[design.v]
module controller (
    input logic clk,
    input logic reset,
    output logic load_sreg,
    output logic transmit_pixel,
    output logic [5:0] pixel,
    output logic [4:0] frame
);
    localparam TRANSMIT_FRAME       = 1'b0;
    localparam IDLE                 = 1'b1;
    localparam [2:0] READ_CH_VALS   = 3'b001;
    localparam [2:0] LOAD_SREG      = 3'b010;
    localparam [2:0] TRANSMIT_PIXEL = 3'b100;
    localparam [8:0] TRANSMIT_CYCLES    = 9'd360;        
    localparam [22:0] IDLE_CYCLES       = 23'd2400;
    logic state;
    logic next_state;
    logic [2:0] transmit_phase;
    logic [2:0] next_transmit_phase;
    logic [5:0] pixel_counter;
    logic [4:0] frame_counter;
    logic [8:0] transmit_counter;
    logic [22:0] idle_counter;
    logic transmit_pixel_done;
    logic idle_done;
    assign transmit_pixel_done = (transmit_counter == TRANSMIT_CYCLES - 1);
    assign idle_done = (idle_counter == IDLE_CYCLES - 1);
    always_ff @(posedge clk) begin
        if (reset) begin
            state <= TRANSMIT_FRAME;
            transmit_phase <= READ_CH_VALS;
        end
        else begin
            state <= next_state;
            transmit_phase <= next_transmit_phase;
        end
    end
    always_comb begin
        next_state = state;
        case (state)
            TRANSMIT_FRAME:
                if ((pixel_counter == 6'd63) && (transmit_pixel_done))
                    next_state = IDLE;
                else
                    next_state = TRANSMIT_FRAME;
            IDLE:
                if (idle_done)
                    next_state = TRANSMIT_FRAME;
                else
                    next_state = IDLE;
        endcase
    end
    always_comb begin
        next_transmit_phase = READ_CH_VALS;
        if (state == TRANSMIT_FRAME) begin
            case (transmit_phase)
                READ_CH_VALS:
                    next_transmit_phase = LOAD_SREG;
                LOAD_SREG:
                    next_transmit_phase = TRANSMIT_PIXEL;
                TRANSMIT_PIXEL:
                    next_transmit_phase = transmit_pixel_done ? READ_CH_VALS : TRANSMIT_PIXEL;
                default: ;
            endcase
        end
    end
    always_ff @(posedge clk) begin
        if (reset) begin
            pixel_counter <= 6'd0;
        end
        else if ((state == TRANSMIT_FRAME) && transmit_pixel_done) begin
            pixel_counter <= pixel_counter + 1;
        end
    end
    always_ff @(posedge clk) begin
        if (reset) begin
            frame_counter <= 5'd0;
        end
        else if (idle_done) begin
            frame_counter <= frame_counter + 1;
        end
    end
    always_ff @(posedge clk) begin
        if (reset) begin
            transmit_counter <= 9'd0;
        end
        else if (transmit_phase == TRANSMIT_PIXEL) begin
            transmit_counter <= transmit_counter + 1;
        end
        else begin
            transmit_counter <= 9'd0;
        end
    end
    always_ff @(posedge clk) begin
        if (reset) begin
            idle_counter <= 23'd0;
        end
        else if (state == IDLE) begin
            idle_counter <= idle_counter + 1;
        end
        else begin
            idle_counter <= 23'd0;
        end
    end
    assign pixel = pixel_counter;
    assign frame = frame_counter;
    assign load_sreg = (transmit_phase == LOAD_SREG);
    assign transmit_pixel = (transmit_phase == TRANSMIT_PIXEL);
endmodule
module ws2812b(
    input logic clk,
    input logic reset,
    input logic serial_in,
    input logic transmit,
    output logic ws2812b_out,
    output logic shift
);
    localparam IDLE = 1'b0;
    localparam TRANSMITTING = 1'b1;
    localparam T0_CYCLE_COUNT = 4'd5;
    localparam T1_CYCLE_COUNT = 4'd10;
    localparam MAX_CYCLE_COUNT = 4'd15;
    logic state;
    logic [3:0] cycle_count;
    logic bit_being_sent;
    always_ff @(posedge clk) begin
        if (reset) begin
            state <= IDLE;
            cycle_count <= 4'd0;
            bit_being_sent <= 1'b0;
        end
        else begin
            case (state)
                IDLE:
                    if (transmit == 1'b1) begin
                        state <= TRANSMITTING;
                        cycle_count <= 4'd0;
                        bit_being_sent <= serial_in;
                    end
                TRANSMITTING:
                    if (transmit == 1'b0) begin
                        state <= IDLE;
                    end
                    else if (cycle_count == MAX_CYCLE_COUNT - 1) begin
                        cycle_count <= 4'd0;
                        bit_being_sent <= serial_in;
                    end
                    else begin
                        cycle_count <= cycle_count + 1;
                    end
                default:
                    state <= IDLE;
            endcase
        end
    end
    always_comb begin
        if (state == TRANSMITTING)
            if (bit_being_sent == 1'b0)
                ws2812b_out = (cycle_count < T0_CYCLE_COUNT);
            else
                ws2812b_out = (cycle_count < T1_CYCLE_COUNT);
        else
            ws2812b_out = 1'b0;
    end
    assign shift = (state == TRANSMITTING) && (cycle_count == 4'd0);
endmodule
module rules (
    input logic clk,
    input logic reset,
    input logic step,            
    input logic [127:0] initial_pattern,
    output logic [127:0] grid    
);
    logic [127:0] next_grid;
    always_ff @(posedge clk) begin
        if (reset) begin
            grid <= initial_pattern;
        end
        else if (step) begin
            grid <= next_grid;
        end
    end
    function automatic int neighbors(input int row, input int col, input logic [127:0] g);
        int living;
        int r, c, nr, nc, idx;
        living = 0;
            for (nr = -1; nr <= 1; nr++) begin  
                for (nc = -1; nc <= 1; nc++) begin  
                    if (!(nr == 0 && nc == 0)) begin  
                        r = (row + nr + 8) % 8;  
                        c = (col + nc + 8) % 8;  
                        idx = r * 8 + c;  
                        if (g[2*idx +: 2] == 2'b11) living++;  
                    end
                end
            end
        neighbors =  living;  
    endfunction
generate;
    genvar ir, ic;
    for (ir=0; ir<8; ir++) begin  
        for (ic=0; ic<8; ic++) begin  
            localparam int index = ir * 8 + ic;  
            int living_neighbors;
            always_comb begin
                living_neighbors = neighbors(ir, ic, grid); 
                if (grid[2*index +: 2] == 2'b11) begin  
                    if (living_neighbors == 2 || living_neighbors==3) begin
                        next_grid[2*index +: 2] = 2'b11;
                    end
                    else begin
                        next_grid[2*index +: 2] = 2'b01;
                    end
                end
                else if (grid[2*index +: 2] == 2'b01) begin  
                    if (living_neighbors == 3) begin
                        next_grid[2*index +: 2] = 2'b11;
                    end
                    else begin
                        next_grid[2*index +: 2] = 2'b10;
                    end
                end
                else if (grid[2*index +: 2] == 2'b10) begin  
                    if (living_neighbors == 3) begin
                        next_grid[2*index +: 2] = 2'b11;
                    end
                    else begin
                        next_grid[2*index +: 2] = 2'b00;
                    end
                end
                else  begin  
                    if (living_neighbors == 3) begin
                        next_grid[2*index +: 2] = 2'b11;
                    end
                    else begin
                        next_grid[2*index +: 2] = 2'b00;
                    end
                end
            end
        end
    end
endgenerate
endmodule
module top(
    input logic         clk,
    input logic         SW,          
    input logic [63:0]  pattern,     
    output logic        _48b         
);
    logic [127:0] grid;
    logic [127:0] initial_pattern;
    logic step_game;
    logic reset;
    logic [23:0] shift_reg;
    logic shift;
    logic ws2812b_out;
    logic [5:0] pixel;
    logic load_sreg;
    logic transmit_pixel;
    logic [4:0] frame;
    logic [4:0] last_frame;
    localparam [23:0] OFF     = 24'h000000;
    localparam [23:0] RED     = 24'h00FF00;
    localparam [23:0] GREEN   = 24'hFF0000;
    localparam [23:0] BLUE    = 24'h0000FF;
    genvar gi;
    generate
        for (gi = 0; gi < 64; gi++) begin : g_init
            assign initial_pattern[2*gi +: 2] = pattern[gi] ? 2'b11 : 2'b00;
        end
    endgenerate
    assign reset = ~SW;
    rules u3 (
        .clk(clk),
        .reset(reset),
        .step(step_game),
        .initial_pattern(initial_pattern),
        .grid(grid)  
    );
    ws2812b u4 (
        .clk            (clk),
        .reset          (reset),
        .serial_in      (shift_reg[23]),
        .transmit       (transmit_pixel),
        .ws2812b_out    (ws2812b_out),
        .shift          (shift)
    );
    controller u5 (
        .clk            (clk),
        .reset          (reset),
        .load_sreg      (load_sreg),
        .transmit_pixel (transmit_pixel),
        .pixel          (pixel),
        .frame          (frame)
    );
    always_ff @(posedge clk) begin
        if (reset)
            last_frame <= 5'd0;
        else
            last_frame <= frame;
    end
    assign step_game = (frame != last_frame);  
    always_ff @(posedge clk) begin
        if (reset) begin
            shift_reg <= OFF;
        end
        else if (load_sreg) begin
            if (grid[2*pixel +: 2] == 2'b11) begin  
                shift_reg <= GREEN;
            end
            else if (grid[2*pixel +: 2] == 2'b01) begin  
                shift_reg <= BLUE;
            end
            else if (grid[2*pixel +: 2] == 2'b10) begin  
                shift_reg <= RED;
            end
            else begin  
                shift_reg <= OFF;
            end
        end
        else if (shift) begin
            shift_reg <= { shift_reg[22:0], 1'b0 };
        end
    end
    assign _48b = ws2812b_out;
endmodule
[run.sh]
#!/bin/bash
# the make line also repeats each setting of config.mk as NAME=value (left out here)
make -C /OpenROAD-flow-scripts/flow DESIGN_CONFIG=/design/flow/config.mk WORK_HOME=/design/flow/orfs CLKGATE_MAP_FILE= finish
[config.mk]
export PLATFORM = sky130hd
export DESIGN_NAME = top
export DESIGN_NICKNAME = top
export VERILOG_FILES = /design/flow/design.v
export SDC_FILE = /design/flow/constraint.sdc
export NUM_CORES = 4
export LEC_CHECK = 0
export CAP_MARGIN = 20
export CORE_MARGIN = 2
export CORE_UTILIZATION = 64
export SETUP_SLACK_MARGIN = 1.56
export SLEW_MARGIN = 20
[constraint.sdc]
create_clock -name core_clock -period 6.73 [get_ports {clk}]
set_input_delay 1.3460 -clock core_clock [delete_from_list [all_inputs] [get_ports {clk}]]
set_output_delay 1.3460 -clock core_clock [all_outputs]
set_load 0.01 [all_outputs]
==> results of run 1 <==
area by class of cell:
| class | count | area, µm² | share of cell area |
|---|---|---|---|
| multi-input combinational | 4421 | 35420 | 0.7317 |
| timing repair buffer | 444 | 4093 | 0.08455 |
| clock inverter | 19 | 140.1 | 0.002895 |
| clock buffer | 39 | 858.3 | 0.01773 |
| timing repair inverter | 2 | 13.76 | 0.0002843 |
| tap | 855 | 1070 | 0.02210 |
| sequential | 210 | 5488 | 0.1134 |
| inverter | 320 | 1323 | 0.02732 |
timing repair:
| item | in CTS | in global routing |
|---|---|---|
| cloned | 1 | 11 |
| pin swaps | 8 | 134 |
| setup buffers | 70 | 130 |
| resized | 81 | 455 |
| endpoints found under the setup margin | 101 | 128 |
per-layer routing:
layer | vias to the layer above | GRT usage
met5 | - | 0
met4 | 2 | 0.1752
met3 | 541 | 0.06852
met2 | 2361 | 0.6327
met1 | 20134 | 0.5217
li1 | 19729 | -
through the flow:
step	hold slack (ns)	cell area, µm²	std cells
after detailed placement	0.4262	43650	6040
final	0.4362	48400	6310
after floorplan	0.4057	42270	5300
after global placement	0.4085	43650	6040
after CTS	0.4402	45420	6169
after global routing	0.4592	48400	6310
==> flow_summary.ini, run 1 <==
; flow metrics
[drt]
initialDrtViolationCount = 4467
wl_per_cell_um = 22.87
drc = 0
wl_met1_mm = 56.58
route.met2.wl_mm = 62.61
wl_met3_mm = 16.78
detail-route-antenna-nets = 0
finalWirelength_mm = 144.3
dr.pass1.iters = 8
dr_total_vias = 42767
drt-vias-per-instance = 6.778
diodes = 0
top_layer = met5

[logic_synthesis]
ys_top_cells_by_area = ha_1, xnor2_1, edfxtp_1
ys.flops = 210
simple_gate_share = 0.2353
syn_nets = 5754
synth_cells = 5300
logic_family = simple AND/OR/NAND/NOR gates
ys.warnings.count = 4
largest_area_cell = ha_1
adder_share = 0.1164
synth_top_flop_cell = edfxtp_1
yosys-top-cells-count = nand2_1, xnor2_1, ha_1
yosysTopAreaCellShare = 0.1157
edf_count = 128
ys_area_mm2 = 0.04197
yosysUniqueCellTypes = 100
async_reset_ff_frac = 0
netlist_area_mm2 = 0.04197
aoi_share = 0.1889
avgSynthCellArea_um2 = 7.918
ys_cells = 5300
mux_area_frac = 0.05388
synth_seq_share = 0.1307
synth.most_common_cell = nand2_1
xor_share = 0.2120

[job]
warning_count = 32
drv_cap = 0

[sta]
hold_viol_final = 0
layout_setup_ws_ns = 1.580
tightestPinTransition_ns = 1.175
fin_crit_sh = 0.7653
finalSetupViolCount = 0
drv_slew = 0
fin_crit_ns = 5.151
max_slew_margin = 0.1967
rsz0062_at_grt = yes
skew_ns = 0.02359
fmax_ghz = 0.1942
setup_tns_ns = 0

[global_routing]
grt_pass1_wl_mm = 212.4
grt_pass1_vias = 38261
antenna_found_initial = 3
grt_use_total = 0.3950
gr-total-overflow = 0
grt_max_degree = 129

[layout]
finalCoreUtilization = 0.7482
fin_nets = 5884
n_fill_cell = 5116
area_growth_pct = 15.34

[critical_path]
worstReg2RegEnd = u3.grid[10]
worst_path_most_repeated_cell = ha_1
critPathKind = flop to flop
critical_path.startpoint = u3.grid[125]
crit_buf_inv = 4
slowest_stage = edfxtp_1
r2r_setup_slack_ns = 1.58
r2r-start = u3.grid[125]
critical_path_depth = 25
crit_path_start_kind = flop
r2r_cells = 25
cp-end-kind = flop
required_ns = 7.21
slowest_delay_ns = 0.51
critPathTopFamily = adder cells
crit_end = u3.grid[10]
worst-path-max-fanout = 16
crit_arrival_ns = 5.63

[placed_design]
port_buffers = 66
gp_congestion = 0.9349
hpwl_mm = 98.56
place_ws_ns = 0.8523

[floorplanning]
die_height_um = 260.1
die_x_um = 260.1
num_rows = 93
core_mm2 = 0.06470
io_pins = 67
initCoreUtil = 0.6486
die_area_mm2 = 0.06763

[clock_network]
htree_levels = 1
hold_buffers = 0
cts_tree = yes
cts_buffer_depth = 3
numClockSinks = 210
insertion_delay_ns = 0.64
cts_buffers = 31
cts-root-buf = clkbuf_16
clk_pin_slew_ns = 0.06

[hold_path]
min_to = u5.transmit_phase[2]
hp-start = u5.transmit_phase[0]
hold_class = flop to flop
worst_hold_path.num_cells = 1

[status]
status = finished clean
==> run 2: changes to the inputs <==
CORE_UTILIZATION = 72   (was 64)
CTS_CLUSTER_DIAMETER = 29   (was not set)
CTS_CLUSTER_SIZE = 54   (was not set)
PLACE_DENSITY_LB_ADDON = 0.2   (was not set)
SETUP_SLACK_MARGIN = 2.26   (was 1.56)
clock period = 7.82 ns   (was 6.73 ns; I/O delays follow)
==> run 2 against run 1 <==
Against the previous run:
- still clean on timing, DRC and antenna
- wire length increased by 6.1%
- critical path depth shrank 4
- area after synthesis unchanged
- highest routed layer unchanged
==> flow_summary.ini, run 2 <==
; flow metrics
[clock_network]
cts_buffers = 75
numClockSinks = 210
cts_buffer_depth = 3
htree_levels = 3
cts_tree = yes
cts-root-buf = clkbuf_16
clk_pin_slew_ns = 0.05
insertion_delay_ns = 0.66

[floorplanning]
die_x_um = 245.4
num_rows = 88
die_area_mm2 = 0.06023
io_pins = 67
die_height_um = 245.4
initCoreUtil = 0.7274
core_mm2 = 0.05770

[logic_synthesis]
ys.flops = 210
syn_nets = 5754
yosys-top-cells-count = nand2_1, xnor2_1, ha_1
logic_family = simple AND/OR/NAND/NOR gates
ys_cells = 5300
yosysUniqueCellTypes = 100
avgSynthCellArea_um2 = 7.918
synth_cells = 5300
ys_top_cells_by_area = ha_1, xnor2_1, edfxtp_1
edf_count = 128
largest_area_cell = ha_1
yosysTopAreaCellShare = 0.1157
aoi_share = 0.1889
simple_gate_share = 0.2353
ys.warnings.count = 4
synth_seq_share = 0.1307
xor_share = 0.2120
async_reset_ff_frac = 0
mux_area_frac = 0.05388
adder_share = 0.1164
netlist_area_mm2 = 0.04197
synth_top_flop_cell = edfxtp_1
ys_area_mm2 = 0.04197
synth.most_common_cell = nand2_1

[drt]
finalWirelength_mm = 153.1
drt-vias-per-instance = 7.298
wl_per_cell_um = 24.31
detail-route-antenna-nets = 0
drc = 0
dr.pass1.iters = 16
dr_total_vias = 45956
initialDrtViolationCount = 6746

[placed_design]
gp_congestion = 1.012
dpl-instance-area_mm2 = 0.04298
hpwl_mm = 95.26
port_buffers = 66

[critical_path]
crit_arrival_ns = 6.06
crit_path_start_kind = flop
r2r_cells = 21
crit_buf_inv = 3
slowest_delay_ns = 0.54
r2r-start = u3.grid[7]
worstPathCellList = and2_4 -> buf_4 -> clkinvlp_4 -> buf_4 -> o311ai_0 -> and2_1 -> ha_1 -> mux2_2 -> ha_1 -> and3_1 -> a31o_2 -> a41o_1 -> ha_1 -> nand2_1 -> nand2_1 -> ha_2 -> a31oi_1 -> mux2_2 -> nand3_1 -> o21ai_0 -> o221a_2
worstReg2RegEnd = u3.grid[25]
cp-end-kind = flop
critical_path_depth = 21
slowest_stage = edfxtp_1
critical_path.startpoint = u3.grid[7]
r2r_setup_slack_ns = 2.14
crit_end = u3.grid[25]
required_ns = 8.20
critPathKind = flop to flop
worst-path-max-fanout = 13
worst_path_most_repeated_cell = ha_1
critPathTopFamily = AND-OR/OR-AND gates

[sta]
fin_crit_sh = 0.7266
drv_slew = 0
tightestPinTransition_ns = 1.153
setup_tns_ns = 0
hold_viol_final = 0
rsz0062_at_grt = yes
skew_ns = 0.04828
finalSetupViolCount = 0
fmax_ghz = 0.1760
max_slew_margin = 0.2303
fin_crit_ns = 5.682

[global_routing]
grt_pass1_wl_mm = 216.6
grt_use_total = 0.4507
grt_pass1_vias = 41330
grt_max_degree = 141
gr-total-overflow = 0
antenna_found_initial = 6

[job]
warning_count = 31
drv_cap = 0

[hold_path]
worst_hold_path.num_cells = 1
hold_class = flop to flop
min_to = u5.transmit_phase[2]
hp-start = u5.transmit_phase[0]

[layout]
area_growth_pct = 15.60
final_area_mm2 = 0.04851
fin_nets = 5923

[status]
status = finished clean
==> run 2: area by class of cell <==
class	instances	area, µm²
diodes	3	7.507
inverters	320	1344
multi-input cells	4422	34490
well taps	765	957.2
flip-flops and latches	210	5488
repair inverters	3	18.77
clock buffers	93	2007
clock inverters	44	436.7
repair buffers	437	3764
fillers	3308	9183
==> run 2: metal layers <==
layer  part of all wire  global-route usage
met1               0.34              0.5558
met2               0.42              0.6951
met3               0.15              0.1166
met4              0.089              0.2995
met5            0.00021                   0
==> run 2: what timing repair did <==
item	in CTS	in global routing
pin swaps	2	43
gates resized	52	224
gates cloned	3	6
setup endpoints to repair	80	114
setup buffers	36	226
hold buffers	0	0
==> run 2: per-stage QoR <==
| stage | hold WS [ns] | utilization | cells | setup WS (ns) |
|---|---|---|---|---|
| CTS | 0.4429 | 0.7942 | 6062 | 2.243 |
| global route | 0.4530 | 0.8407 | 6294 | 1.965 |
| finish | 0.4438 | 0.8408 | 6297 | 2.138 |
| detailed placement | 0.4269 | 0.7449 | 5886 | 1.431 |
| global placement | 0.4114 | 0.7449 | 5886 | 1.626 |
| floorplan | 0.4057 | - | 5300 | 2.266 |
==> run 3: changes to the inputs <==
CORE_UTILIZATION = 70   (was 72)
CTS_CLUSTER_DIAMETER = not set   (was 29)
CTS_CLUSTER_SIZE = not set   (was 54)
PLACE_DENSITY_LB_ADDON = not set   (was 0.2)
SETUP_SLACK_MARGIN = -0.3   (was 2.26)
clock period = 4.42 ns   (was 7.82 ns; I/O delays follow)
==> run 3 against run 2 <==
Against the previous run:
- the flow now stops in global routing
- die size increased by 2.8%
- area after synthesis unchanged
- synthesized cell count unchanged
==> flow_summary.ini, run 3 <==
; implementation run metrics
[clock_network]
cts-root-buf = clkbuf_16
htree_levels = 1
cts_buffer_depth = 3
numClockSinks = 210
hold_buffers = 0
cts_buffers = 29

[logic_synthesis]
synth_top_flop_cell = edfxtp_1
yosysTopAreaCellShare = 0.1157
synth_seq_share = 0.1307
ys_area_mm2 = 0.04197
synth_cells = 5300
adder_share = 0.1164
ys_top_cells_by_area = ha_1, xnor2_1, edfxtp_1
yosys-top-cells-count = nand2_1, xnor2_1, ha_1
async_reset_ff_frac = 0
logic_family = simple AND/OR/NAND/NOR gates
simple_gate_share = 0.2353
aoi_share = 0.1889
edf_count = 128
xor_share = 0.2120
synth.most_common_cell = nand2_1
mux_area_frac = 0.05388
avgSynthCellArea_um2 = 7.918
largest_area_cell = ha_1
syn_nets = 5754
ys.flops = 210
yosysUniqueCellTypes = 100
ys.warnings.count = 4
netlist_area_mm2 = 0.04197
ys_cells = 5300

[floorplanning]
die_height_um = 248.8
initCoreUtil = 0.7097
core_mm2 = 0.05913
io_pins = 67
die_area_mm2 = 0.06192
die_x_um = 248.8
num_rows = 89

[placed_design]
port_buffers = 66
hpwl_mm = 114.4
gp_congestion = 0.9786
placed_cells = 6760

[status]
status = stopped before the end
stop_stage = global routing
error_line = [ERROR GRT-0232] Routing congestion too high. Check the congestion heatmap in the GUI.

[global_routing]
grt_use_total = 0.8666
gr-total-overflow = 543
## run 3: routing by layer
layer,GRT usage,GRT overflow
met3,0.7584,38
met1,0.8504,12
met5,0.4641,15
met4,0.9022,204
met2,0.9943,274
## run 3: what timing repair did
item,CTS
setup buffers,22
endpoints found under the hold margin,0
pin swaps,33
endpoints found under the setup margin,51
gates resized,77
## run 3: through the flow
| step | instance area [µm²] | setup TNS, ns | setup WS [ns] |
|---|---|---|---|
| floorplan | 45050 | -68.51 | -0.5396 |
| CTS | 52590 | -28.05 | -0.3817 |
| detailed placement | 51240 | -27.24 | -0.4525 |
| global placement | 51240 | -9.878 | -0.2534 |
==> run 4: changes to the inputs <==
CAP_MARGIN = 0   (was 20)
CELL_PAD_IN_SITES_DETAIL_PLACEMENT = 1   (was not set)
CORE_MARGIN = 6   (was 2)
CORE_UTILIZATION = 69   (was 70)
CTS_CLUSTER_SIZE = 87   (was not set)
GPL_ROUTABILITY_DRIVEN = 0   (was not set)
MAX_ROUTING_LAYER = met4   (was not set)
MIN_ROUTING_LAYER = met1   (was not set)
SETUP_SLACK_MARGIN = -0.14   (was -0.3)
TNS_END_PERCENT = 80   (was not set)
clock period = 5.71 ns   (was 4.42 ns; I/O delays follow)
==> run 4 against run 3 <==
Against the previous run:
- the flow stops in detailed placement
- die size grew 8.0%
- synthesized cell count stayed put
- area after synthesis is the same
==> flow_summary.ini, run 4 <==
; implementation run metrics
[logic_synthesis]
aoi_share = 0.1889
edf_count = 128
ys_cells = 5300
yosysUniqueCellTypes = 100
logic_family = simple AND/OR/NAND/NOR gates
synth_cells = 5300
synth_top_flop_cell = edfxtp_1
largest_area_cell = ha_1
synth.most_common_cell = nand2_1
ys_top_cells_by_area = ha_1, xnor2_1, edfxtp_1
synth_seq_share = 0.1307
xor_share = 0.2120
adder_share = 0.1164
ys.flops = 210
ys_area_mm2 = 0.04197
ys.warnings.count = 4
simple_gate_share = 0.2353
syn_nets = 5754
mux_area_frac = 0.05388
yosysTopAreaCellShare = 0.1157
netlist_area_mm2 = 0.04197
yosys-top-cells-count = nand2_1, xnor2_1, ha_1
avgSynthCellArea_um2 = 7.918
async_reset_ff_frac = 0

[floorplanning]
io_pins = 67
die_height_um = 258.6
num_rows = 89
core_mm2 = 0.05958
die_x_um = 258.6
initCoreUtil = 0.7044
die_area_mm2 = 0.06688

[status]
status = stopped before the end
stop_stage = detailed placement
error_line = [ERROR DPL-0033] detailed placement checks failed during check placement.

[placed_design]
port_buffers = 66
==> run 5: changes to the inputs <==
ABC_AREA = 1   (was not set)
CAP_MARGIN = 20   (was 0)
CELL_PAD_IN_SITES_DETAIL_PLACEMENT = not set   (was 1)
CORE_MARGIN = 2   (was 6)
CORE_UTILIZATION = 72   (was 69)
CTS_CLUSTER_SIZE = not set   (was 87)
GPL_ROUTABILITY_DRIVEN = not set   (was 0)
MAX_ROUTING_LAYER = not set   (was met4)
MIN_ROUTING_LAYER = not set   (was met1)
SETUP_SLACK_MARGIN = not set   (was -0.14)
TNS_END_PERCENT = 10   (was 80)
clock period = 4.31 ns   (was 5.71 ns; I/O delays follow)
==> run 5 against run 4 <==
Against the previous run:
- the run fails in global routing
- die size is 10% lower
- synthesized cell count is 44% higher
- area after synthesis is 0.42% lower
==> flow_summary.ini, run 5 <==
; implementation run metrics
[status]
status = stopped before the end
stop_stage = global routing
error_line = [ERROR GRT-0116] Global routing finished with congestion. Check the congestion regions in the DRC Viewer.

[floorplanning]
num_rows = 88
die_area_mm2 = 0.05998
core_mm2 = 0.05759
io_pins = 67
die_x_um = 244.9
die_height_um = 244.9
initCoreUtil = 0.7257

[logic_synthesis]
synth_cells = 7657
ys.warnings.count = 4
xor_share = 0.03132
simple_gate_share = 0.5009
yosys-top-cells-count = nand2_1, inv_1, nand3_1
yosysTopAreaCellShare = 0.2711
ys_cells = 7657
mux_area_frac = 0
async_reset_ff_frac = 0
logic_family = simple AND/OR/NAND/NOR gates
avgSynthCellArea_um2 = 5.458
synth_seq_share = 0.1313
adder_share = 0.1162
synth_top_flop_cell = edfxtp_1
ys.flops = 210
ys_area_mm2 = 0.04179
syn_nets = 8111
yosysUniqueCellTypes = 59
edf_count = 128
ys_top_cells_by_area = nand2_1, ha_1, inv_1
synth.most_common_cell = nand2_1
aoi_share = 0.08815
netlist_area_mm2 = 0.04179
largest_area_cell = nand2_1

[clock_network]
htree_levels = 1
cts_buffer_depth = 3
cts-root-buf = clkbuf_16
numClockSinks = 210
cts_buffers = 26
hold_buffers = 0

[placed_design]
gp_congestion = 0.9709
port_buffers = 66
placed_cells = 8958
hpwl_mm = 103.5

[global_routing]
gr-total-overflow = 11
grt_use_total = 0.7123
==> run 5: layer usage <==
layer,overflow,GRT usage
met3,5,0.5251
met1,0,0.7202
met5,2,0.3154
met4,4,0.6645
met2,0,0.9078
==> run 5: metrics by stage <==
step | hold slack, ns | setup slack [ns] | area [µm²] | TNS (ns)
2_1_floorplan | 0.3935 | -0.7621 | 41790 | -39.07
3_3_place_gp | 0.3960 | -0.2550 | 47540 | -7.351
3_5_place_dp | 0.4153 | -0.3755 | 47540 | -19.13
4_1_cts | 0.4252 | -0.06302 | 52830 | -2.446
==> run 5: what timing repair did <==
action	4_1_cts
resized	451
endpoints found under the setup margin	119
buffers inserted	345
pin swaps	344
==> run 6: changes to the inputs <==
CAP_MARGIN = 5   (was 20)
CELL_PAD_IN_SITES_DETAIL_PLACEMENT = 1   (was not set)
CELL_PAD_IN_SITES_GLOBAL_PLACEMENT = 2   (was not set)
CORE_ASPECT_RATIO = 0.63   (was not set)
CORE_UTILIZATION = 40   (was 72)
CTS_CLUSTER_SIZE = 74   (was not set)
GPL_ROUTABILITY_DRIVEN = 1   (was not set)
GPL_TIMING_DRIVEN = 1   (was not set)
HOLD_SLACK_MARGIN = 0.26   (was not set)
MIN_ROUTING_LAYER = met2   (was not set)
TNS_END_PERCENT = not set   (was 10)
clock period = 5.06 ns   (was 4.31 ns; I/O delays follow)
==> run 6 against run 5 <==
Against the previous run:
- now clean on timing, DRC and antenna
- die size up 79%
- synthesized cell count stayed put
- area after synthesis unchanged
==> flow_summary.ini, run 6 <==
; flow metrics
[floorplanning]
num_rows = 94
die_height_um = 260.6
core_mm2 = 0.1040
initCoreUtil = 0.4019
io_pins = 67
die_x_um = 411.2
die_area_mm2 = 0.1071

[critical_path]
crit_buf_inv = 3
crit_end = u3.grid[30]
critical_path_depth = 26
critPathKind = flop to flop
crit_arrival_ns = 5.28
critical_path.startpoint = u3.grid[15]
worst-path-max-fanout = 4
r2r-start = u3.grid[15]
crit_path_start_kind = flop
slowest_stage = edfxtp_1
required_ns = 5.48
cp-end-kind = flop
worstReg2RegEnd = u3.grid[30]
critPathTopFamily = simple AND/OR/NAND/NOR gates
r2r_cells = 26
slowest_delay_ns = 0.45
r2r_setup_slack_ns = 0.19

[logic_synthesis]
yosys-top-cells-count = nand2_1, inv_1, nand3_1
yosysUniqueCellTypes = 59
ys.flops = 210
synth_top_flop_cell = edfxtp_1
yosysTopAreaCellShare = 0.2711
async_reset_ff_frac = 0
aoi_share = 0.08815
ys_cells = 7657
simple_gate_share = 0.5009
avgSynthCellArea_um2 = 5.458
netlist_area_mm2 = 0.04179
edf_count = 128
adder_share = 0.1162
ys.warnings.count = 4
mux_area_frac = 0
logic_family = simple AND/OR/NAND/NOR gates
synth.most_common_cell = nand2_1
synth_seq_share = 0.1313
xor_share = 0.03132
synth_cells = 7657
largest_area_cell = nand2_1
ys_area_mm2 = 0.04179
ys_top_cells_by_area = nand2_1, ha_1, inv_1
syn_nets = 8111

[drt]
dr_total_vias = 69363
drc = 0
detail-route-antenna-nets = 0
initialDrtViolationCount = 9711
finalWirelength_mm = 177.7
wl_per_cell_um = 19.28
drt-vias-per-instance = 7.523
dr.pass1.iters = 10

[global_routing]
antenna_found_initial = 0
grt_pass1_vias = 74612
grt_max_degree = 107
grt_pass1_wl_mm = 270.4
grt_use_total = 0.4829
gr-total-overflow = 0

[hold_path]
hp-start = u5.transmit_phase[0]
min_to = u5.transmit_phase[2]
worst_hold_path.num_cells = 2
hold_class = flop to flop

[clock_network]
htree_levels = 1
numClockSinks = 210
hold_buffers = 0
cts_tree = yes
cts-root-buf = clkbuf_16
cts_buffers = 29
clk_pin_slew_ns = 0.07
cts_buffer_depth = 3
insertion_delay_ns = 0.67

[status]
status = finished clean

[layout]
n_fill_cell = 14806
area_growth_pct = 13.44
seq_area_mm2 = 0.005490
finalCoreUtilization = 0.4559
fin_nets = 8256
comb_area_mm2 = 0.03190

[sta]
finalSetupViolCount = 0
max_slew_margin = 0.3429
tightestPinTransition_ns = 0.9857
fin_crit_ns = 4.868
skew_ns = 0.03172
fmax_ghz = 0.2054
rsz0062_at_grt = yes
drv_slew = 0
hold_viol_final = 0
fin_crit_sh = 0.9620

[job]
drv_cap = 0
warning_count = 32

[placed_design]
gp_congestion = 0.9646
port_buffers = 66
hpwl_mm = 133.0
run 6: through the flow:
step,cell area (µm²),hold slack [ns],instances,setup TNS [ns],setup WS (ns)
after global placement,44380,0.3993,9058,0,0.2803
after floorplan,41800,0.3935,7657,0,0.01510
after detailed placement,44380,0.4093,9058,0,0.1202
after global routing,47400,0.4540,9217,-0.7924,-0.08222
final,47400,0.4149,9220,0,0.1925
after CTS,45340,0.4157,9112,0,0.08568
run 6: cell type report:
class	instances	share of cell area
antenna	3	0.0001584
clock buffer	41	0.01824
clock inverter	13	0.001927
inverter	1118	0.08905
multi-input combinational	6079	0.6729
sequential	210	0.1158
tap	1392	0.03674
timing repair buffer	364	0.06511
run 6: per-layer routing:
layer / global-route usage / vias up / routed length (µm)
met2: 0.5134 / 18500 / 80150
met5: 0.3563 / - / 4156
met1: - / 24405 / 0
met4: 0.07438 / 144 / 16100
li1: - / 24376 / -
met3: 0.7028 / 1938 / 77320
run 6: repair_timing:
item	in CTS	in global routing
resized	0	322
buffers inserted	0	105
endpoints found under the hold margin	0	0
setup endpoints to repair	0	120
==> run 7: changes to the inputs <==
ABC_AREA = not set   (was 1)
CAP_MARGIN = 20   (was 5)
CELL_PAD_IN_SITES_DETAIL_PLACEMENT = not set   (was 1)
CELL_PAD_IN_SITES_GLOBAL_PLACEMENT = not set   (was 2)
CORE_ASPECT_RATIO = not set   (was 0.63)
CORE_UTILIZATION = 72   (was 40)
CTS_CLUSTER_SIZE = not set   (was 74)
GPL_ROUTABILITY_DRIVEN = not set   (was 1)
GPL_TIMING_DRIVEN = not set   (was 1)
HOLD_SLACK_MARGIN = not set   (was 0.26)
MIN_ROUTING_LAYER = not set   (was met2)
clock period = 5.86 ns   (was 5.06 ns; I/O delays follow)
==> run 7 against run 6 <==
Against the previous run:
- global-route usage is 4.0 points lower
- critical path depth is 1 lower
- highest routed layer unchanged
- critical path type unchanged
- non-clock buffer count is 62 lower
- setup slack better by 0.18 ns
==> flow_summary.ini, run 7 <==
; flow metrics
[status]
status = finished clean

[critical_path]
r2r_cells = 25
worst_path_most_repeated_cell = ha_1
worst-path-max-fanout = 7
slowest_stage = edfxtp_1
required_ns = 6.23
critPathKind = flop to flop
crit_end = u3.grid[15]
crit_arrival_ns = 5.85
crit_path_start_kind = flop
cp-end-kind = flop
critical_path.startpoint = u3.grid[125]
crit_buf_inv = 2
slowest_delay_ns = 0.55
worstReg2RegEnd = u3.grid[15]
critPathTopFamily = adder cells
critical_path_depth = 25
r2r-start = u3.grid[125]
r2r_setup_slack_ns = 0.37

[logic_synthesis]
synth_cells = 5300
yosysTopAreaCellShare = 0.1157
syn_nets = 5754
async_reset_ff_frac = 0
ys_cells = 5300
mux_area_frac = 0.05388
synth_top_flop_cell = edfxtp_1
synth_seq_share = 0.1307
largest_area_cell = ha_1
ys_top_cells_by_area = ha_1, xnor2_1, edfxtp_1
avgSynthCellArea_um2 = 7.918
netlist_area_mm2 = 0.04197
simple_gate_share = 0.2353
ys_area_mm2 = 0.04197
yosysUniqueCellTypes = 100
yosys-top-cells-count = nand2_1, xnor2_1, ha_1
edf_count = 128
adder_share = 0.1164
aoi_share = 0.1889
ys.warnings.count = 4
xor_share = 0.2120
ys.flops = 210
synth.most_common_cell = nand2_1
logic_family = simple AND/OR/NAND/NOR gates

[clock_network]
cts_tree = yes
cts-root-buf = clkbuf_16
hold_buffers = 0
clk_pin_slew_ns = 0.06
numClockSinks = 210
htree_levels = 1
cts_buffers = 29
insertion_delay_ns = 0.63
cts_buffer_depth = 3

[drt]
drt-vias-per-instance = 6.938
finalWirelength_mm = 136.9
drc = 0
dr.pass1.iters = 6
initialDrtViolationCount = 4582
dr_total_vias = 42099
detail-route-antenna-nets = 0
wl_per_cell_um = 22.56

[layout]
finalCoreUtilization = 0.7781
area_growth_pct = 6.977
n_fill_cell = 4331
fin_nets = 5736
final_area_mm2 = 0.04489

[global_routing]
antenna_found_initial = 1
grt_pass1_wl_mm = 213.2
gr-total-overflow = 0
grt_use_total = 0.4428
grt_pass1_vias = 39991
grt_max_degree = 129

[sta]
skew_ns = 0.01829
finalSetupViolCount = 0
fmax_ghz = 0.1823
max_slew_margin = 0.2704
fin_crit_sh = 0.9361
hold_viol_final = 0
tightestPinTransition_ns = 1.093
rsz0062_at_grt = no
drv_slew = 0
fin_crit_ns = 5.485
setup_tns_ns = 0

[hold_path]
hold_class = flop to flop
worst_hold_path.num_cells = 1
min_to = u5.transmit_phase[2]
hp-start = u5.transmit_phase[0]

[floorplanning]
die_area_mm2 = 0.06023
die_x_um = 245.4
num_rows = 88
die_height_um = 245.4
initCoreUtil = 0.7274
io_pins = 67
core_mm2 = 0.05770

[job]
warning_count = 31
drv_cap = 0

[placed_design]
hpwl_mm = 99.52
dpl-instance-area_mm2 = 0.04394
port_buffers = 66
gp_congestion = 1.041
[run 7: per-stage QoR]
stage / hold WS [ns] / worst slack, ns / std cells
6_report: 0.4529 / 0.3747 / 6068
5_1_grt: 0.4815 / 0.01044 / 6067
4_1_cts: 0.4482 / 0.3792 / 6064
3_5_place_dp: 0.4205 / 0.3919 / 6013
3_3_place_gp: 0.4221 / 0.5478 / 6013
2_1_floorplan: 0.4057 / 0.02823 / 5300
[run 7: layer usage]
metal / vias up / part of all wire / global-route usage / wire length (µm)
met5: - / 0.000095 / 0 / 13
li1: 19432 / - / - / -
met3: 582 / 0.12 / 0.07934 / 16920
met4: 2 / 0.064 / 0.2510 / 8706
met2: 2538 / 0.43 / 0.6975 / 59090
met1: 19545 / 0.38 / 0.5725 / 52140
[run 7: repair_timing]
action / 4_1_cts / 5_1_grt
setup endpoints to repair: 0 / 6
setup buffers: 0 / 3
resized: 0 / 7
[run 7: area by class of cell]
type | count | area [µm²] | area share
Tap cell | 765 | 957.2 | 0.02132
Timing Repair Buffer | 302 | 2459 | 0.05477
Antenna cell | 1 | 2.502 | 0.00005574
Sequential cell | 210 | 5488 | 0.1222
Multi-Input combinational cell | 4419 | 33870 | 0.7544
Clock buffer | 40 | 829.5 | 0.01848
Inverter | 320 | 1211 | 0.02698
Clock inverter | 11 | 78.83 | 0.001756
==> run 8: changes to the inputs <==
ABC_AREA = 0   (was not set)
CORE_ASPECT_RATIO = 0.71   (was not set)
CTS_CLUSTER_SIZE = 34   (was not set)
GPL_TIMING_DRIVEN = 1   (was not set)
PLACE_DENSITY = 0.64   (was not set)
TNS_END_PERCENT = 30   (was not set)
clock period = 4.85 ns   (was 5.86 ns; I/O delays follow)
==> run 8 against run 7 <==
Against the previous run:
- fmax is 5.5% higher
- final cell count is 7.5% higher
- the layout now fails its checks (setup timing)
- via count is 16% higher
- clock skew is 0.0011 ns higher
- flip-flop count stayed put
- cell area is 16% higher
- synthesized cell count stayed put
- register-to-register slack worse by 0.73 ns
==> flow_summary.ini, run 8 <==
; flow metrics
[placed_design]
gp_congestion = 1.031
port_buffers = 66
place_ws_ns = -0.2553
dpl-instance-area_mm2 = 0.04644
placed_cells = 6338
hpwl_mm = 108.9

[sta]
fin_crit_sh = 1.072
setup_tns_ns = -3.311
hold_viol_final = 0
whs_ns = 0.4559
skew_ns = 0.01940
fin_crit_ns = 5.201
layout_setup_ws_ns = -0.3512
max_slew_margin = 0.3602
drv_slew = 0
finalSetupViolCount = 38
tightestPinTransition_ns = 0.9585
fmax_ghz = 0.1923
rsz0062_at_grt = yes

[logic_synthesis]
synth_cells = 5300
adder_share = 0.1164
logic_family = simple AND/OR/NAND/NOR gates
xor_share = 0.2120
async_reset_ff_frac = 0
avgSynthCellArea_um2 = 7.918
netlist_area_mm2 = 0.04197
synth_seq_share = 0.1307
yosysUniqueCellTypes = 100
ys_top_cells_by_area = ha_1, xnor2_1, edfxtp_1
synth_top_flop_cell = edfxtp_1
edf_count = 128
syn_nets = 5754
yosys-top-cells-count = nand2_1, xnor2_1, ha_1
ys.flops = 210
ys_cells = 5300
largest_area_cell = ha_1
mux_area_frac = 0.05388
simple_gate_share = 0.2353
aoi_share = 0.1889
ys_area_mm2 = 0.04197
synth.most_common_cell = nand2_1
yosysTopAreaCellShare = 0.1157
ys.warnings.count = 4

[critical_path]
critical_path_depth = 25
cp-end-kind = flop
slowest_stage = edfxtp_1
r2r_cells = 25
crit_arrival_ns = 5.64
critPathTopFamily = AND-OR/OR-AND gates
crit_path_start_kind = flop
crit_buf_inv = 2
worstReg2RegEnd = u3.grid[115]
slowest_delay_ns = 0.41
required_ns = 5.29
crit_end = u3.grid[115]
r2r_setup_slack_ns = -0.35
r2r-start = u3.grid[98]
worst-path-max-fanout = 3
critPathKind = flop to flop
critical_path.startpoint = u3.grid[98]

[floorplanning]
die_area_mm2 = 0.06026
io_pins = 67
die_height_um = 207.4
initCoreUtil = 0.7287
num_rows = 74
die_x_um = 290.5
core_mm2 = 0.05759

[drt]
dr_total_vias = 48829
finalWirelength_mm = 171.8
wl_per_cell_um = 26.33
drt-vias-per-instance = 7.482
drc = 0
initialDrtViolationCount = 8313
detail-route-antenna-nets = 0
dr.pass1.iters = 14

[layout]
final_cells = 6526
fin_nets = 6198
final_area_mm2 = 0.05199
finalCoreUtilization = 0.9028
n_fill_cell = 2637
area_growth_pct = 23.89

[global_routing]
grt_pass1_wl_mm = 226.5
antenna_found_initial = 4
gr-total-overflow = 0
grt_pass1_vias = 41826
grt_use_total = 0.4662
grt_max_degree = 110

[clock_network]
clk_pin_slew_ns = 0.08
cts_buffer_depth = 3
cts_tree = yes
insertion_delay_ns = 0.62
cts_buffers = 26
htree_levels = 1
numClockSinks = 210
cts-root-buf = clkbuf_16
hold_buffers = 0

[hold_path]
hp-start = u5.transmit_counter[0]
hold_class = flop to flop
worst_hold_path.num_cells = 1
min_to = u5.transmit_counter[0]

[status]
status = failed layout checks
so_faults = setup timing

[job]
drv_cap = 0
warning_count = 34
run 8: metal layers:
| metal | GRT usage | wire (µm) | vias to the layer above |
|---|---|---|---|
| met4 | 0.1912 | 13930 | 6 |
| met5 | 0 | 61 | - |
| met1 | 0.6368 | 58030 | 22175 |
| li1 | - | - | 20375 |
| met2 | 0.6921 | 69110 | 4793 |
| met3 | 0.1338 | 30680 | 1480 |
run 8: what timing repair did:
| item | 4_1_cts | 5_1_grt |
|---|---|---|
| cloned | 0 | 0 |
| pin swaps | 43 | 301 |
| resized | 128 | 728 |
| buffers inserted | 14 | 125 |
| endpoints found under the setup margin | 74 | 127 |
run 8: layout make-up:
type | instances | area, µm² | area share
Multi-Input combinational cell | 4419 | 37210 | 0.7158
Timing Repair Buffer | 767 | 6153 | 0.1184
Sequential cell | 210 | 5488 | 0.1056
Inverter | 320 | 1292 | 0.02486
Tap cell | 760 | 950.9 | 0.01829
Clock buffer | 33 | 728.2 | 0.01401
Clock inverter | 15 | 160.2 | 0.003080
Antenna cell | 2 | 5.005 | 0.00009626
==> run 9: changes to the inputs <==
ABC_AREA = not set   (was 0)
CORE_ASPECT_RATIO = not set   (was 0.71)
CTS_CLUSTER_SIZE = not set   (was 34)
GPL_TIMING_DRIVEN = not set   (was 1)
PLACE_DENSITY = 0.68   (was 0.64)
SETUP_SLACK_MARGIN = 1.56   (was not set)
TNS_END_PERCENT = not set   (was 30)
clock period = 6.34 ns   (was 4.85 ns; I/O delays follow)
==> run 9 against run 8 <==
Against the previous run:
- the run now fails in global routing
- area after synthesis is the same
- synthesized cell count is the same
- die size is essentially flat
==> flow_summary.ini, run 9 <==
; implementation run metrics
[floorplanning]
num_rows = 88
die_x_um = 245.4
io_pins = 67
die_area_mm2 = 0.06023
die_height_um = 245.4
initCoreUtil = 0.7274
core_mm2 = 0.05770

[clock_network]
numClockSinks = 210
htree_levels = 1
cts-root-buf = clkbuf_16
cts_buffers = 29
cts_buffer_depth = 3

[placed_design]
hpwl_mm = 99.20
place_ws_ns = 0.8732
dpl-instance-area_mm2 = 0.04438
port_buffers = 66
gp_congestion = 0.9724

[logic_synthesis]
netlist_area_mm2 = 0.04197
async_reset_ff_frac = 0
synth_cells = 5300
mux_area_frac = 0.05388
yosysTopAreaCellShare = 0.1157
ys_cells = 5300
aoi_share = 0.1889
ys.warnings.count = 4
ys_top_cells_by_area = ha_1, xnor2_1, edfxtp_1
xor_share = 0.2120
syn_nets = 5754
simple_gate_share = 0.2353
synth_seq_share = 0.1307
edf_count = 128
avgSynthCellArea_um2 = 7.918
ys_area_mm2 = 0.04197
largest_area_cell = ha_1
synth_top_flop_cell = edfxtp_1
yosys-top-cells-count = nand2_1, xnor2_1, ha_1
logic_family = simple AND/OR/NAND/NOR gates
synth.most_common_cell = nand2_1
ys.flops = 210
adder_share = 0.1164
yosysUniqueCellTypes = 100

[status]
error_line = [ERROR GRT-0232] Routing congestion too high. Check the congestion heatmap in the GUI.
status = stopped before the end
stop_stage = global routing

[global_routing]
gr-total-overflow = 947
grt_use_total = 0.9084
run 9: routing by layer:
metal	overflow	GRT usage
met1	37	0.8794
met2	540	1.025
met3	57	0.8111
met4	306	0.9620
met5	7	0.5833
run 9: per-stage QoR:
step | hold WS, ns | std cells
floorplan | 0.4057 | 5300
global placement | 0.4126 | 5937
detailed placement | 0.4159 | 5937
CTS | 0.4352 | 6254
run 9: repair_timing:
action / CTS
pin swaps: 115
gates cloned: 19
endpoints found under the setup margin: 128
setup buffers: 244
resized: 363
hold buffers: 0
==> run 10: changes to the inputs <==
ABC_AREA = 0   (was not set)
CORE_ASPECT_RATIO = 1.12   (was not set)
CORE_UTILIZATION = 71   (was 72)
CTS_CLUSTER_DIAMETER = 338   (was not set)
CTS_CLUSTER_SIZE = 34   (was not set)
GPL_TIMING_DRIVEN = 1   (was not set)
PLACE_DENSITY = not set   (was 0.68)
PLACE_DENSITY_LB_ADDON = 0.27   (was not set)
SETUP_SLACK_MARGIN = 1.57   (was 1.56)
TNS_END_PERCENT = 30   (was not set)
clock period = 5.52 ns   (was 6.34 ns; I/O delays follow)
==> run 10 against run 9 <==
Against the previous run:
- the run again fails in global routing
- area after synthesis is the same
- die size grew 1.4%
- synthesized cell count is the same
==> flow_summary.ini, run 10 <==
; implementation run metrics
[status]
status = stopped before the end
stop_stage = global routing
error_line = [ERROR GRT-0232] Routing congestion too high. Check the congestion heatmap in the GUI.

[global_routing]
gr-total-overflow = 10
grt_use_total = 0.7255

[clock_network]
cts-root-buf = clkbuf_16
numClockSinks = 210
cts_buffers = 10
cts_buffer_depth = 3
htree_levels = 1

[floorplanning]
initCoreUtil = 0.7165
die_area_mm2 = 0.06107
core_mm2 = 0.05857
num_rows = 94
die_x_um = 233.7
io_pins = 67
die_height_um = 261.3

[logic_synthesis]
synth_top_flop_cell = edfxtp_1
avgSynthCellArea_um2 = 7.918
yosysTopAreaCellShare = 0.1157
syn_nets = 5754
aoi_share = 0.1889
synth_cells = 5300
ys.flops = 210
edf_count = 128
logic_family = simple AND/OR/NAND/NOR gates
ys_area_mm2 = 0.04197
largest_area_cell = ha_1
simple_gate_share = 0.2353
yosys-top-cells-count = nand2_1, xnor2_1, ha_1
async_reset_ff_frac = 0
ys_cells = 5300
mux_area_frac = 0.05388
ys_top_cells_by_area = ha_1, xnor2_1, edfxtp_1
synth.most_common_cell = nand2_1
yosysUniqueCellTypes = 100
adder_share = 0.1164
xor_share = 0.2120
ys.warnings.count = 4
netlist_area_mm2 = 0.04197
synth_seq_share = 0.1307

[placed_design]
gp_congestion = 1.009
port_buffers = 66
dpl-instance-area_mm2 = 0.04462
hpwl_mm = 100.2
==> run 10: metal layers <==
metal  GRT usage  GRT overflow
met5      0.2602             0
met3      0.5723             1
met4      0.7006             6
met1      0.7255             0
met2      0.9018             3
==> run 10: what timing repair did <==
item	in CTS
setup buffers	211
gates resized	512
hold buffers	0
cloned	0
endpoints found under the setup margin	128
pin swaps	221
==> run 10: stage by stage <==
| stage | util | hold slack (ns) | cells | setup WS (ns) |
|---|---|---|---|---|
| 2_1_floorplan | - | 0.4057 | 5300 | 0.5592 |
| 3_3_place_gp | 0.7617 | 0.4172 | 6047 | 0.4306 |
| 3_5_place_dp | 0.7617 | 0.4399 | 6047 | 0.2864 |
| 4_1_cts | 0.8333 | 0.4676 | 6274 | 0.7268 |
==> run 11: changes to the inputs <==
CTS_CLUSTER_DIAMETER = not set   (was 338)
SETUP_SLACK_MARGIN = 0.77   (was 1.57)
clock period = 5.35 ns   (was 5.52 ns; I/O delays follow)
==> run 11 against run 10 <==
Against the previous run:
- the run again fails in global routing
- synthesized cell count stayed put
- area after synthesis stayed put
- die size stayed put
==> flow_summary.ini, run 11 <==
; implementation run metrics
[status]
status = stopped before the end
stop_stage = global routing
error_line = [ERROR GRT-0232] Routing congestion too high. Check the congestion heatmap in the GUI.

[logic_synthesis]
synth_cells = 5300
ys.flops = 210
ys_area_mm2 = 0.04197
largest_area_cell = ha_1
yosysUniqueCellTypes = 100
synth.most_common_cell = nand2_1
netlist_area_mm2 = 0.04197
ys_cells = 5300
edf_count = 128
ys_top_cells_by_area = ha_1, xnor2_1, edfxtp_1
async_reset_ff_frac = 0
aoi_share = 0.1889
logic_family = simple AND/OR/NAND/NOR gates
adder_share = 0.1164
simple_gate_share = 0.2353
ys.warnings.count = 4
mux_area_frac = 0.05388
synth_top_flop_cell = edfxtp_1
xor_share = 0.2120
syn_nets = 5754
yosysTopAreaCellShare = 0.1157
yosys-top-cells-count = nand2_1, xnor2_1, ha_1
avgSynthCellArea_um2 = 7.918
synth_seq_share = 0.1307

[clock_network]
htree_levels = 1
cts_buffer_depth = 3
numClockSinks = 210
cts_buffers = 28
hold_buffers = 0
cts-root-buf = clkbuf_16

[floorplanning]
die_area_mm2 = 0.06107
die_x_um = 233.7
io_pins = 67
die_height_um = 261.3
num_rows = 94
core_mm2 = 0.05857
initCoreUtil = 0.7165

[placed_design]
placed_cells = 6063
hpwl_mm = 100.8
port_buffers = 66
gp_congestion = 0.9804

[global_routing]
gr-total-overflow = 145
grt_use_total = 0.7925
[run 11: what timing repair did]
item / CTS
buffers inserted: 167
resized: 450
pin swaps: 204
setup endpoints to repair: 127
[run 11: per-stage QoR]
| stage | instance area [µm²] | worst slack (ns) |
|---|---|---|
| CTS | 48790 | 0.5882 |
| floorplan | 43090 | 0.3892 |
| global placement | 44740 | 0.3675 |
| detailed placement | 44740 | 0.1372 |
[run 11: metal layers]
metal | global-route usage | overflow
met5 | 0.4109 | 3
met4 | 0.7454 | 53
met3 | 0.6895 | 16
met2 | 0.9276 | 71
met1 | 0.7964 | 2
==> run 12: changes to the inputs <==
CORE_UTILIZATION = 72   (was 71)
SETUP_SLACK_MARGIN = 0.84   (was 0.77)
clock period = 2.81 ns   (was 5.35 ns; I/O delays follow)
==> run 12 against run 11 <==
Against the previous run:
- the run fails in clock tree synthesis
- synthesized cell count is the same
- area after synthesis is the same
- die size shrank 1.4%
==> flow_summary.ini, run 12 <==
; implementation run metrics
[status]
status = stopped before the end
stop_stage = clock tree synthesis
error_line = [ERROR DPL-0038] Utilization greater than 100%, impossible to legalize

[logic_synthesis]
ys_cells = 5300
largest_area_cell = ha_1
ys_area_mm2 = 0.04197
mux_area_frac = 0.05388
logic_family = simple AND/OR/NAND/NOR gates
synth.most_common_cell = nand2_1
netlist_area_mm2 = 0.04197
ys.warnings.count = 4
simple_gate_share = 0.2353
yosys-top-cells-count = nand2_1, xnor2_1, ha_1
syn_nets = 5754
ys.flops = 210
yosysTopAreaCellShare = 0.1157
synth_top_flop_cell = edfxtp_1
adder_share = 0.1164
edf_count = 128
synth_seq_share = 0.1307
ys_top_cells_by_area = ha_1, xnor2_1, edfxtp_1
avgSynthCellArea_um2 = 7.918
synth_cells = 5300
async_reset_ff_frac = 0
aoi_share = 0.1889
xor_share = 0.2120
yosysUniqueCellTypes = 100

[placed_design]
hpwl_mm = 153.7
placed_cells = 7269
place_ws_ns = -2.616
dpl-instance-area_mm2 = 0.05397
gp_congestion = 1.051
port_buffers = 66

[floorplanning]
die_height_um = 259.5
initCoreUtil = 0.7286
core_mm2 = 0.05760
die_x_um = 232.1
num_rows = 93
io_pins = 67
die_area_mm2 = 0.06024
-- run 12: metrics by stage --
stage / setup TNS [ns]
global placement: -223.96
detailed placement: -282.41
floorplan: -270.64
==> run 13: changes to the inputs <==
ABC_AREA = 1   (was 0)
CORE_ASPECT_RATIO = 0.5   (was 1.12)
CTS_CLUSTER_DIAMETER = 364   (was not set)
CTS_CLUSTER_SIZE = 98   (was 34)
GPL_TIMING_DRIVEN = not set   (was 1)
PLACE_DENSITY = 0.41   (was not set)
PLACE_DENSITY_LB_ADDON = not set   (was 0.27)
SETUP_SLACK_MARGIN = -0.37   (was 0.84)
TNS_END_PERCENT = not set   (was 30)
clock period = 3.82 ns   (was 2.81 ns; I/O delays follow)
==> run 13 against run 12 <==
Against the previous run:
- the run again fails in clock tree synthesis
- area after synthesis fell by 0.42%
- die size fell by 0.22%
- synthesized cell count rose by 44%
==> flow_summary.ini, run 13 <==
; implementation run metrics
[logic_synthesis]
largest_area_cell = nand2_1
aoi_share = 0.08815
syn_nets = 8111
xor_share = 0.03132
logic_family = simple AND/OR/NAND/NOR gates
mux_area_frac = 0
avgSynthCellArea_um2 = 5.458
ys_top_cells_by_area = nand2_1, ha_1, inv_1
adder_share = 0.1162
ys_area_mm2 = 0.04179
ys.flops = 210
synth_top_flop_cell = edfxtp_1
simple_gate_share = 0.5009
synth_seq_share = 0.1313
yosys-top-cells-count = nand2_1, inv_1, nand3_1
synth_cells = 7657
yosysTopAreaCellShare = 0.2711
synth.most_common_cell = nand2_1
ys.warnings.count = 4
async_reset_ff_frac = 0
ys_cells = 7657
edf_count = 128
netlist_area_mm2 = 0.04179
yosysUniqueCellTypes = 59

[floorplanning]
die_x_um = 344.7
core_mm2 = 0.05741
initCoreUtil = 0.7280
die_area_mm2 = 0.06010
num_rows = 62
die_height_um = 174.4
io_pins = 67

[placed_design]
gp_congestion = 0.9967
hpwl_mm = 119.5
placed_cells = 9240
place_ws_ns = -0.7804
port_buffers = 66

[status]
error_line = [ERROR DPL-0033] detailed placement checks failed during check placement.
stop_stage = clock tree synthesis
status = stopped before the end
==> run 13: stage by stage <==
stage	util	cell area, µm²	hold WS (ns)
3_3_place_gp	0.8995	51630	0.4037
3_5_place_dp	0.8995	51630	0.4074
2_1_floorplan	-	44440	0.3935
==> run 14: changes to the inputs <==
ABC_AREA = not set   (was 1)
CORE_ASPECT_RATIO = not set   (was 0.5)
CORE_UTILIZATION = 40   (was 72)
CTS_CLUSTER_DIAMETER = not set   (was 364)
CTS_CLUSTER_SIZE = not set   (was 98)
PLACE_DENSITY = not set   (was 0.41)
SETUP_SLACK_MARGIN = not set   (was -0.37)
clock period = 10.2 ns   (was 3.82 ns; I/O delays follow)
==> run 14 against run 13 <==
Against the previous run:
- the run now finishes clean
- area after synthesis is 0.42% higher
- die size is 79% higher
- synthesized cell count is 31% lower
==> flow_summary.ini, run 14 <==
; flow metrics
[status]
status = finished clean

[clock_network]
postCtsSetupBuffers = 0
hold_buffers = 0
cts_tree = yes
cts_buffer_depth = 3
cts_buffers = 31
insertion_delay_ns = 0.66
ctsResizeCount = 0
clk_pin_slew_ns = 0.06
htree_levels = 1
numClockSinks = 210
cts-root-buf = clkbuf_16

[drt]
initialDrtViolationCount = 3995
route.met2.wl_mm = 64.70
finalWirelength_mm = 145.3
wl_per_cell_um = 22.16
wl_met1_mm = 62.76
dr.pass1.iters = 6
wl_met3_mm = 12.36
dr_total_vias = 40649
top_layer = met4
detail-route-antenna-nets = 0
drt-vias-per-instance = 6.200
drc = 0

[placed_design]
port_buffers = 66
place_ws_ns = 3.792
gp_congestion = 0.9111
placed_cells = 6497
hpwl_mm = 104.5

[global_routing]
antenna_found_initial = 4
grt_use_total = 0.2617
grt_pass1_vias = 37856
grt_max_degree = 61
gr-total-overflow = 0
grt_pass1_wl_mm = 222.5

[critical_path]
r2r-start = u3.grid[126]
r2r_setup_slack_ns = 3.70
worst_path_most_repeated_cell = ha_1
required_ns = 10.60
worst-path-max-fanout = 16
crit_path_start_kind = flop
slowest_delay_ns = 0.69
worstReg2RegEnd = u3.grid[15]
critPathKind = flop to flop
crit_end = u3.grid[15]
critical_path_depth = 25
crit_buf_inv = 2
critPathTopFamily = adder cells
crit_arrival_ns = 6.90
r2r_cells = 25
critical_path.startpoint = u3.grid[126]
cp-end-kind = flop
slowest_stage = and2_1

[logic_synthesis]
adder_share = 0.1164
aoi_share = 0.1889
mux_area_frac = 0.05388
ys.flops = 210
yosysTopAreaCellShare = 0.1157
yosysUniqueCellTypes = 100
synth_seq_share = 0.1307
netlist_area_mm2 = 0.04197
simple_gate_share = 0.2353
logic_family = simple AND/OR/NAND/NOR gates
ys_area_mm2 = 0.04197
ys_top_cells_by_area = ha_1, xnor2_1, edfxtp_1
syn_nets = 5754
ys.warnings.count = 4
largest_area_cell = ha_1
synth.most_common_cell = nand2_1
synth_top_flop_cell = edfxtp_1
avgSynthCellArea_um2 = 7.918
synth_cells = 5300
xor_share = 0.2120
ys_cells = 5300
async_reset_ff_frac = 0
edf_count = 128
yosys-top-cells-count = nand2_1, xnor2_1, ha_1

[layout]
area_growth_pct = 6.473
finalCoreUtilization = 0.4305
n_fill_cell = 10409
fin_nets = 5604
final_cells = 6556

[floorplanning]
io_pins = 67
core_mm2 = 0.1038
initCoreUtil = 0.4043
die_x_um = 327.9
num_rows = 118
die_height_um = 327.9
die_area_mm2 = 0.1075

[job]
warning_count = 26
drv_cap = 0

[sta]
fin_crit_ns = 6.497
max_slew_margin = 0.2833
fmax_ghz = 0.1539
tightestPinTransition_ns = 1.074
drv_slew = 0
whs_ns = 0.4241
finalSetupViolCount = 0
hold_viol_final = 0
rsz0062_at_grt = no
fin_crit_sh = 0.6370
layout_setup_ws_ns = 3.703
skew_ns = 0.02329
setup_tns_ns = 0

[hold_path]
hold_class = flop to flop
min_to = u5.transmit_phase[2]
worst_hold_path.num_cells = 1
hp-start = u5.transmit_phase[0]
-- run 14: through the flow --
step                instance area, µm²
floorplan                        41970
global placement                 43710
global route                     44680
CTS                              44680
finish                           44680
detailed placement               43710
-- run 14: per-layer routing --
layer	track usage	vias to the layer above
met2	0.4226	1699
met3	0.03333	332
met1	0.3565	19462
met4	0.09573	0
met5	0	-
li1	-	19156
-- run 14: area by class of cell --
type | count | area [µm²] | area share
sequential | 210 | 5488 | 0.1228
antenna | 1 | 2.502 | 0.00005601
inverter | 320 | 1207 | 0.02702
clock buffer | 37 | 829.5 | 0.01857
multi-input combinational | 4419 | 33860 | 0.7577
clock inverter | 21 | 142.6 | 0.003192
tap | 1380 | 1727 | 0.03864
timing repair buffer | 168 | 1430 | 0.03201
